==> v35 <==
==> flow/design.v (excerpt) <==
module cordic_pipeline_rtl( clock, reset, ce, angle_in, sin_out, cos_out, valid_out );
parameter integer W = 12;  
parameter FXP_MUL = 1024;  
parameter PIPE_LATENCY = 15;  
input clock, reset, ce;
input signed [W-1:0] angle_in;  
output signed [W-1:0] sin_out, cos_out;
output valid_out;
wire signed [11:0] atan[0:10];  
assign atan[0] = 12'sd804;
assign atan[1] = 12'sd475;
assign atan[2] = 12'sd251;
assign atan[3] = 12'sd127;
assign atan[4] = 12'sd64;
assign atan[5] = 12'sd32;
assign atan[6] = 12'sd16;
assign atan[7] = 12'sd8;
assign atan[8] = 12'sd4;
assign atan[9] = 12'sd2;
assign atan[10] = 12'sd1;
wire signed [W-1:0] sin_tab [0:11];
wire signed [W-1:0] cos_tab [0:11];
wire signed [W-1:0] t_angle_tab [0:11];  
wire signed [W-1:0] angle_tab [0:11];
reg unsigned [4:0] valid_cnt;  
always@(posedge clock)
begin
if ( reset == 1'b0 )
valid_cnt <= PIPE_LATENCY;  
else
if( ( valid_cnt != 0 ) && ( ce == 1'b1 ) )
valid_cnt <= valid_cnt - 1;  
end
assign valid_out = ( valid_cnt == 0 )? 1'b1 : 1'b0;  
assign cos_tab[0] = 1.0 * FXP_MUL;
assign sin_tab[0] = 0;
assign angle_tab[0] = 0;
assign t_angle_tab[0] = angle_in;
cordic_step #(0) cordic_step_0 ( clock, ce, sin_tab[0], cos_tab[0], angle_tab[0], t_angle_tab[0], atan[0],
sin_tab[1], cos_tab[1], angle_tab[1], t_angle_tab[1] );
cordic_step #(1) cordic_step_1 ( clock, ce, sin_tab[1], cos_tab[1], angle_tab[1], t_angle_tab[1], atan[1],
sin_tab[2], cos_tab[2], angle_tab[2], t_angle_tab[2] );
cordic_step #(2) cordic_step_2 ( clock, ce, sin_tab[2], cos_tab[2], angle_tab[2], t_angle_tab[2], atan[2],
sin_tab[3], cos_tab[3], angle_tab[3], t_angle_tab[3] );
cordic_step #(3) cordic_step_3 ( clock, ce, sin_tab[3], cos_tab[3], angle_tab[3], t_angle_tab[3], atan[3],
sin_tab[4], cos_tab[4], angle_tab[4], t_angle_tab[4] );
cordic_step #(4) cordic_step_4 ( clock, ce, sin_tab[4], cos_tab[4], angle_tab[4], t_angle_tab[4], atan[4],
sin_tab[5], cos_tab[5], angle_tab[5], t_angle_tab[5] );
cordic_step #(5) cordic_step_5 ( clock, ce, sin_tab[5], cos_tab[5], angle_tab[5], t_angle_tab[5], atan[5],
  ...
==> flow/config.mk <==
export PLATFORM = sky130hd
export DESIGN_NAME = cordic_pipeline_rtl
export DESIGN_NICKNAME = cordic_pipeline_rtl
export VERILOG_FILES = /design/flow/design.v
export SDC_FILE = /design/flow/constraint.sdc
export NUM_CORES = 4
export LEC_CHECK = 0
export CAP_MARGIN = 0
export CORE_MARGIN = 2
export CORE_UTILIZATION = 72
export CTS_CLUSTER_DIAMETER = 34
export SETUP_SLACK_MARGIN = 0.92
export SLEW_MARGIN = 20
export TNS_END_PERCENT = 5
==> flow/constraint.sdc <==
create_clock -name core_clock -period 3.09 [get_ports {clock}]
set_input_delay 0.6180 -clock core_clock [delete_from_list [all_inputs] [get_ports {clock}]]
set_output_delay 0.6180 -clock core_clock [all_outputs]
set_load 0.01 [all_outputs]
run.sh (not shown) runs the stock make flow with config.mk's settings and CLKGATE_MAP_FILE=.
==> v24: changes against v35 <==
--- a/flow/config.mk
+++ b/flow/config.mk
@@ -7,3 +7,4 @@
 export LEC_CHECK = 0
-export CAP_MARGIN = 0
+export ABC_AREA = 1
+export CAP_MARGIN = 20
 export CORE_MARGIN = 2
@@ -11,4 +12,3 @@
 export CTS_CLUSTER_DIAMETER = 34
-export SETUP_SLACK_MARGIN = 0.92
+export MAX_ROUTING_LAYER = met4
 export SLEW_MARGIN = 20
-export TNS_END_PERCENT = 5
==> flow/constraint.sdc (replaced) <==
create_clock -name core_clock -period 2.55 [get_ports {clock}]
set_input_delay 0.5100 -clock core_clock [delete_from_list [all_inputs] [get_ports {clock}]]
set_output_delay 0.5100 -clock core_clock [all_outputs]
set_load 0.01 [all_outputs]
==> v29: changes against v35 <==
--- a/flow/config.mk
+++ b/flow/config.mk
@@ -7,8 +7,8 @@
 export LEC_CHECK = 0
-export CAP_MARGIN = 0
+export ABC_AREA = 1
+export CAP_MARGIN = 20
 export CORE_MARGIN = 2
-export CORE_UTILIZATION = 72
-export CTS_CLUSTER_DIAMETER = 34
-export SETUP_SLACK_MARGIN = 0.92
+export CORE_UTILIZATION = 70
+export PLACE_DENSITY = 0.64
+export SETUP_SLACK_MARGIN = -0.22
 export SLEW_MARGIN = 20
-export TNS_END_PERCENT = 5
==> flow/constraint.sdc (replaced) <==
create_clock -name core_clock -period 3.73 [get_ports {clock}]
set_input_delay 0.7460 -clock core_clock [delete_from_list [all_inputs] [get_ports {clock}]]
set_output_delay 0.7460 -clock core_clock [all_outputs]
set_load 0.01 [all_outputs]
==> results.ini <==
[status]
status = stopped before the end
lastStage = global routing (5_1_grt)
error = [ERROR GRT-0116] Global routing finished with congestion. Check the congestion regions in the DRC Viewer.

[logic_synthesis]
synth_stat.cells = 2975
synthTopCellsByArea = edfxtp_1, ha_1, xnor2_1
fp_nets = 3474
top_area_share_pct = 50.17
synth-simple-area-share_pct = 7.258

[clocking]
cts_sinks = 596

[floorplanning]
die_y_um = 225.7

[global_route]
grt.total_usage_pct = 63.56

Source of the figures above: v35

==> results.ini <==
[logic_synthesis]
async_flop_share_pct = 0
yosys_warnings = 15
synthTopCellsByArea = edfxtp_1, ha_1, xor2_1
synth-simple-area-share_pct = 10.21
edf_count = 591
synth-seq-cells = 596
synth_stat.cells = 3367
fp_nets = 3866
yosysChipArea_sq_um = 35780
top_area_share_pct = 49.61

[placement]
dpl_cell_area_sq_um = 43740
hpwl_um = 71180
io_buffers = 39

[floorplanning]
num_io_pins = 40
die_y_um = 226.9

[status]
error = [ERROR DPL-0038] Utilization greater than 100%, impossible to legalize
status = stopped before the end
lastStage = clock tree synthesis (4_1_cts)

Source of the figures above: v24

==> results.ini <==
[floorplanning]
die_y_um = 230.1

[logic_synthesis]
synth-simple-area-share_pct = 10.21
fp_nets = 3866
top_area_share_pct = 49.61
synthTopCellsByArea = edfxtp_1, ha_1, xor2_1

[clocking]
cts_sinks = 596

[status]
status = failed layout checks
so_faults = setup timing

[final_timing]
finalWorstSetupSlack_ns = -0.1395
final-setup-viol-count = 16

Source of the figures above: v29

